==> inputs of wip/zinc <==
==> flow/design.v <==
module apb_slave (
  input  logic        PCLK,
  input  logic        PRESETn,
  input  logic [31:0] PADDR,
  input  logic        PSEL,
  input  logic        PENABLE,
  input  logic        PWRITE,
  input  logic [31:0] PWDATA,
  output logic [31:0] PRDATA,
  output logic        PREADY,
  output logic        PSLVERR
);
  logic [15:0] [31:0] registers;
  logic [3:0] addr_index;
  logic       addr_valid;
  assign addr_index = PADDR[5:2];
  assign addr_valid = (PADDR[31:6] == 0);
  typedef enum logic [1:0] {
    IDLE,
    SETUP,
    ACCESS
  } apb_state_t;
  apb_state_t current_state, next_state;
  always_ff @(posedge PCLK or negedge PRESETn) begin
    if (!PRESETn) begin
      current_state <= IDLE;
    end else begin
      current_state <= next_state;
    end
  end
  always_comb begin
    case (current_state)
      IDLE: begin
        if (PSEL && !PENABLE)
          next_state = SETUP;
        else
          next_state = IDLE;
      end
      SETUP: begin
        if (PSEL && PENABLE)
          next_state = ACCESS;
        else
          next_state = IDLE;
      end
      ACCESS: begin
        if (PSEL && !PENABLE)
          next_state = SETUP;
        else
          next_state = IDLE;
      end
      default:
        next_state = IDLE;
    endcase
  end
  always_ff @(posedge PCLK or negedge PRESETn) begin
    if (!PRESETn) begin
      for (int i = 0; i < 16; i++)
        registers[i] <= 32'h0;
      PRDATA <= 32'h0;
      PREADY <= 1'b1;   
      PSLVERR <= 1'b0;  
    end
    else begin
      PREADY <= (next_state != SETUP);
      PSLVERR <= 1'b0;
      if (current_state == SETUP && PSEL && PENABLE) begin
        if (!addr_valid) begin
          PSLVERR <= 1'b1;
        end
        else if (!PWRITE) begin
          PRDATA <= registers[addr_index];
        end
      end
      if (current_state == ACCESS && PSEL && PENABLE && addr_valid && PWRITE) begin
        registers[addr_index] <= PWDATA;
      end
    end
  end
endmodule
==> flow/run.sh <==
#!/bin/bash
# the make line also repeats each setting of config.mk as NAME=value (left out here)
make -C /OpenROAD-flow-scripts/flow DESIGN_CONFIG=/design/flow/config.mk WORK_HOME=/design/flow/orfs CLKGATE_MAP_FILE= finish
==> flow/config.mk <==
export PLATFORM = sky130hd
export DESIGN_NAME = apb_slave
export DESIGN_NICKNAME = apb_slave
export VERILOG_FILES = /design/flow/design.v
export SDC_FILE = /design/flow/constraint.sdc
export NUM_CORES = 4
export LEC_CHECK = 0
export ABC_AREA = 1
export CAP_MARGIN = 10
export CELL_PAD_IN_SITES_GLOBAL_PLACEMENT = 0
export CORE_MARGIN = 2
export CORE_UTILIZATION = 72
export CTS_CLUSTER_SIZE = 72
export GPL_ROUTABILITY_DRIVEN = 0
export GPL_TIMING_DRIVEN = 1
export HOLD_SLACK_MARGIN = -0.09
export MAX_ROUTING_LAYER = met5
export MIN_ROUTING_LAYER = met1
export PLACE_DENSITY = 0.63
export SLEW_MARGIN = 20
export TNS_END_PERCENT = 80
==> flow/constraint.sdc <==
create_clock -name core_clock -period 2.18 [get_ports {PCLK}]
set_input_delay 0.4360 -clock core_clock [delete_from_list [all_inputs] [get_ports {PCLK}]]
set_output_delay 0.4360 -clock core_clock [all_outputs]
set_load 0.01 [all_outputs]
==> inputs of wip/indigo, as changes to wip/zinc <==
==> flow/config.mk (replaced) <==
export PLATFORM = sky130hd
export DESIGN_NAME = apb_slave
export DESIGN_NICKNAME = apb_slave
export VERILOG_FILES = /design/flow/design.v
export SDC_FILE = /design/flow/constraint.sdc
export NUM_CORES = 4
export LEC_CHECK = 0
export CAP_MARGIN = 20
export CORE_MARGIN = 2
export CORE_UTILIZATION = 72
export CTS_CLUSTER_DIAMETER = 104
export SLEW_MARGIN = 20
==> flow/constraint.sdc (replaced) <==
create_clock -name core_clock -period 2.1 [get_ports {PCLK}]
set_input_delay 0.4200 -clock core_clock [delete_from_list [all_inputs] [get_ports {PCLK}]]
set_output_delay 0.4200 -clock core_clock [all_outputs]
set_load 0.01 [all_outputs]
==> qor summary <==
metric	wip/zinc	wip/indigo
Total number of nets in the final design	4,408	1,754
Depth of the most critical reg-to-reg path	12	8
Data required time of the worst path	1.74 ns	2.58 ns
Initial DRT Pass Iterations	11	7
Critical path fanouts, max	2	18
Fraction of area in multi-input gates	41.15%	36.13%
Die Footprint	42,710 µm²	35,530 µm²
Final std cells w/o fill	4,912	2,175
Initial antenna violation count	7	2
Portion of total power attributed to combinational logic	11.4%	4.9%
Worst-case vdd ir drop	612.4 µV	747.9 µV
Worst-path cell with the longest stage delay	sky130_fd_sc_hd__clkdlybuf4s50_1	sky130_fd_sc_hd__or4_4
Type of the worst min-delay path	input port to async pin	input port to flip-flop
Final core utilization	85.31%	88.63%
Result of the run	complete, no violations	complete, but fails checks
Layout check failures	-	setup timing
Power per Cell Area	662.1 nW/µm²	704.3 nW/µm²
Power of the combinational group	2.61 mW	1.03 mW
Core area	40,650 µm²	33,530 µm²
Drt via density	6.610	6.988
Number of resized instances in the post-cts repair step	0	66
Power figures rest on the tool's default switching activity, not on a simulated workload.
